==> flow/design.v (excerpt) <==
module kcpsm6 (address, instruction, bram_enable, in_port, out_port, port_id, write_strobe, k_write_strobe, read_strobe, interrupt, interrupt_ack, sleep, reset, clk) ;
parameter [7:0] 	hwbuild = 8'h00 ;
parameter [11:0] 	interrupt_vector = 12'h3FF ;
parameter integer scratch_pad_memory_size = 64 ;   
output [11:0]	address ;
input	 [17:0]    	instruction ;
output		bram_enable ;
input	 [7:0]	in_port ;
output [7:0]	out_port ;
output [7:0]	port_id ;
output		write_strobe ;
output		k_write_strobe ;
output		read_strobe ;
input			interrupt ;
output		interrupt_ack ;
input			sleep ;
input			reset ;
input			clk ;
wire	[2:1]		t_state_value ;
wire	[2:1]		t_state ;
wire 			run_value ;
wire              run ;
wire  		internal_reset_value ;
wire 			internal_reset ;
wire 			sync_sleep ;
wire 			int_enable_type ;
wire 			interrupt_enable_value ;
wire			interrupt_enable ;
wire			sync_interrupt ;
wire 			active_interrupt_value ;
wire 			active_interrupt ;
wire	[2:0]		arith_logical_sel ;
wire			arith_carry_in ;
wire			arith_carry_value ;
wire			arith_carry ;
wire 	[7:0]		half_arith_logical ;
wire 	[7:0]		logical_carry_mask ;
wire 	[7:0]		carry_arith_logical ;
wire 	[7:0]		arith_logical_value ;
wire 	[7:0]		arith_logical_result ;
wire 	[7:0]		shift_rotate_value ;
wire 	[7:0]		shift_rotate_result ;
wire			shift_in_bit ;
wire 	[7:0]		alu_result ;
  ...
export LEC_CHECK = 0
export ABC_AREA = 1
export CAP_MARGIN = 30
export CORE_MARGIN = 2
export CORE_UTILIZATION = 15
export GPL_TIMING_DRIVEN = 0
export PLACE_DENSITY_LB_ADDON = 0.12
export SLEW_MARGIN = 20
create_clock -name core_clock -period 8.43 [get_ports {clk}]
run.sh (not shown) runs the stock make flow with config.mk's settings and CLKGATE_MAP_FILE=.
The baseline finished with timing, DRC and antenna clean.
Next try:
- ABC_AREA: 1 -> unset
- CAP_MARGIN: 30 -> 20
- CORE_UTILIZATION: 15 -> 40
- GPL_TIMING_DRIVEN: 0 -> unset
- PLACE_DENSITY: unset -> 0.6
- PLACE_DENSITY_LB_ADDON: 0.12 -> unset
- clock period: 8.43 -> 9.0 ns (I/O delays scaled with it)
Effect: Utilization goes up by 26 points; worst setup slack gains 0.89 ns; routed wire length came out lower by 38%; power shrinks by 14%; synthesized cell count falls by 24%; synthesized area came out higher by 1.3%; cell area shrinks by 9.9%; via count came out lower by 16%.
Next try:
- CORE_UTILIZATION: 40 -> 58
- PLACE_DENSITY: 0.6 -> unset
- SETUP_SLACK_MARGIN: unset -> 1.61
- clock period: 9.0 -> 6.49 ns (I/O delays scaled with it)
Result: The changed run completed with no timing, DRC or antenna violations; setup slack improves by 0.40 ns; first-iteration DRC count climbs by 26%; non-clock buffer count went up by 163; core utilization rises by 22 points; global-route usage went up by 11 points; via count grows by 3.2%; clock skew decreases by 0.0069 ns; combinational power grows by 51%; sequential share of layout area is lower by 1.2 points; power climbs by 39%.
Next try:
- CORE_ASPECT_RATIO: unset -> 1.15
- CORE_UTILIZATION: 58 -> 40
- PLACE_DENSITY_LB_ADDON: unset -> 0.1
- SETUP_SLACK_MARGIN: 1.61 -> unset
- clock period: 6.49 -> 9.0 ns (I/O delays scaled with it)
Result: Clock skew stays flat. Non-clock buffer count went down by 182. Core utilization went down by 22 points. Design area went down by 1.9%. Total power went down by 28%. Via count went down by 4.5%. Critical path depth went down by 14. Setup slack gets better by 0.012 ns. Synthesized area is unchanged.

---

kcpsm6 again, from the RTL that the note above started with.
Settings: LEC_CHECK=0, ABC_AREA=0, CAP_MARGIN=10, CELL_PAD_IN_SITES_DETAIL_PLACEMENT=1, CELL_PAD_IN_SITES_GLOBAL_PLACEMENT=0, CORE_MARGIN=3, CORE_UTILIZATION=15, CTS_CLUSTER_DIAMETER=344, GPL_TIMING_DRIVEN=1, MAX_ROUTING_LAYER=met4, PLACE_DENSITY_LB_ADDON=0.12, SETUP_SLACK_MARGIN=0.89, SLEW_MARGIN=15, TNS_END_PERCENT=5; clock period 11.5 ns.
The starting point finished clean.
==> next run, changes <==
ABC_AREA = default   (was 0)
CAP_MARGIN = 20   (was 10)
CELL_PAD_IN_SITES_DETAIL_PLACEMENT = default   (was 1)
CELL_PAD_IN_SITES_GLOBAL_PLACEMENT = default   (was 0)
CORE_MARGIN = 2   (was 3)
CORE_UTILIZATION = 65   (was 15)
CTS_CLUSTER_DIAMETER = default   (was 344)
GPL_TIMING_DRIVEN = default   (was 1)
MAX_ROUTING_LAYER = default   (was met4)
PLACE_DENSITY = 0.6   (was default)
PLACE_DENSITY_LB_ADDON = default   (was 0.12)
SETUP_SLACK_MARGIN = default   (was 0.89)
SLEW_MARGIN = 20   (was 15)
TNS_END_PERCENT = default   (was 5)
clock period = 7.84 ns   (was 11.5 ns; I/O delays follow)
Result: The new run finished clean. Register-to-register slack is worse by 3.1 ns. Global-route usage grows by 23 points. Wire length shrinks by 30%. Power grows by about 33%. Final cell count shrinks by about 46%. Worst setup slack is worse by 2.2 ns.
==> next run, changes <==
CORE_UTILIZATION = 72   (was 65)
PLACE_DENSITY = default   (was 0.6)
PLACE_DENSITY_LB_ADDON = 0.0   (was default)
SETUP_SLACK_MARGIN = 1.3   (was default)
clock period = 4.46 ns   (was 7.84 ns; I/O delays follow)
Now the flow died in global routing (5_1_grt) (ODB-0269).
Synthesized area is unchanged.
Synthesized cell count is unchanged.
Die area decreases by 9.6%.
==> next run, changes <==
CORE_UTILIZATION = 59   (was 72)
PLACE_DENSITY = 0.6   (was default)
PLACE_DENSITY_LB_ADDON = default   (was 0.0)
SETUP_SLACK_MARGIN = default   (was 1.3)
clock period = 4.36 ns   (was 4.46 ns; I/O delays follow)
The new run reached the layout checks and failed them: setup timing; die size grows by about a fifth; area after synthesis is unchanged; synthesized cell count stays the same.

---

Starting RTL as in the previous note.
clock: 7.85 ns
lec_check: 0
abc_area: 0
cap_margin: 20
cell_pad_in_sites_detail_placement: 1
cell_pad_in_sites_global_placement: 1
core_margin: 2
core_utilization: 20
cts_cluster_diameter: 300
gpl_routability_driven: 0
gpl_timing_driven: 0
hold_slack_margin: 0.28
place_density: 0.37
setup_slack_margin: 2.06
slew_margin: 20
The baseline completed without violations.
Edit:
==> flow/config.mk (replaced) <==
export PLATFORM = sky130hd
export DESIGN_NAME = kcpsm6
export DESIGN_NICKNAME = kcpsm6
export VERILOG_FILES = /design/flow/design.v
export SDC_FILE = /design/flow/constraint.sdc
export NUM_CORES = 4
export LEC_CHECK = 0
export ABC_AREA = 1
export CAP_MARGIN = 20
export CORE_ASPECT_RATIO = 1.42
export CORE_MARGIN = 2
export CORE_UTILIZATION = 72
export PLACE_DENSITY = 0.6
export SETUP_SLACK_MARGIN = -0.43
export SLEW_MARGIN = 20
==> flow/constraint.sdc (replaced) <==
create_clock -name core_clock -period 4.36 [get_ports {clk}]
set_input_delay 0.8720 -clock core_clock [delete_from_list [all_inputs] [get_ports {clk}]]
set_output_delay 0.8720 -clock core_clock [all_outputs]
set_load 0.01 [all_outputs]
Effect: Now the flow finished but failed the layout checks on setup timing. Wire length fell by 26%. Setup slack loses 2400 ps. Sequential share of layout area rose by 6.3 points. Sequential cell count is unchanged. Design area fell by 10%. Cell count fell by 24%. Critical path depth fell by 6.
Edit:
--- a/flow/config.mk
+++ b/flow/config.mk
@@ -9,7 +9,7 @@
 export CAP_MARGIN = 20
-export CORE_ASPECT_RATIO = 1.42
 export CORE_MARGIN = 2
 export CORE_UTILIZATION = 72
-export PLACE_DENSITY = 0.6
-export SETUP_SLACK_MARGIN = -0.43
+export CTS_CLUSTER_SIZE = 11
+export PLACE_DENSITY_LB_ADDON = 0.2
+export SETUP_SLACK_MARGIN = 1.27
 export SLEW_MARGIN = 20
After rerunning: With this change the flow ended with an error in global routing with GRT-0228; die area hardly moves; area after synthesis is unchanged; synthesized cell count does not change.
Edit:
==> flow/config.mk (replaced) <==
export PLATFORM = sky130hd
export DESIGN_NAME = kcpsm6
export DESIGN_NICKNAME = kcpsm6
export VERILOG_FILES = /design/flow/design.v
export SDC_FILE = /design/flow/constraint.sdc
export NUM_CORES = 4
export LEC_CHECK = 0
export CAP_MARGIN = 20
export CORE_MARGIN = 2
export CORE_UTILIZATION = 40
export PLACE_DENSITY = 0.6
export SLEW_MARGIN = 20
==> flow/constraint.sdc (replaced) <==
create_clock -name core_clock -period 10.2 [get_ports {clk}]
set_input_delay 2.0400 -clock core_clock [delete_from_list [all_inputs] [get_ports {clk}]]
set_output_delay 2.0400 -clock core_clock [all_outputs]
set_load 0.01 [all_outputs]
=>
- The changed run went through all stages and came out clean
- synthesized area goes up by about 1.3%
- die area grows by about 80%
- synthesized cell count came out lower by 24%
No activity file was given, so power comes from the tool's default toggle rates.
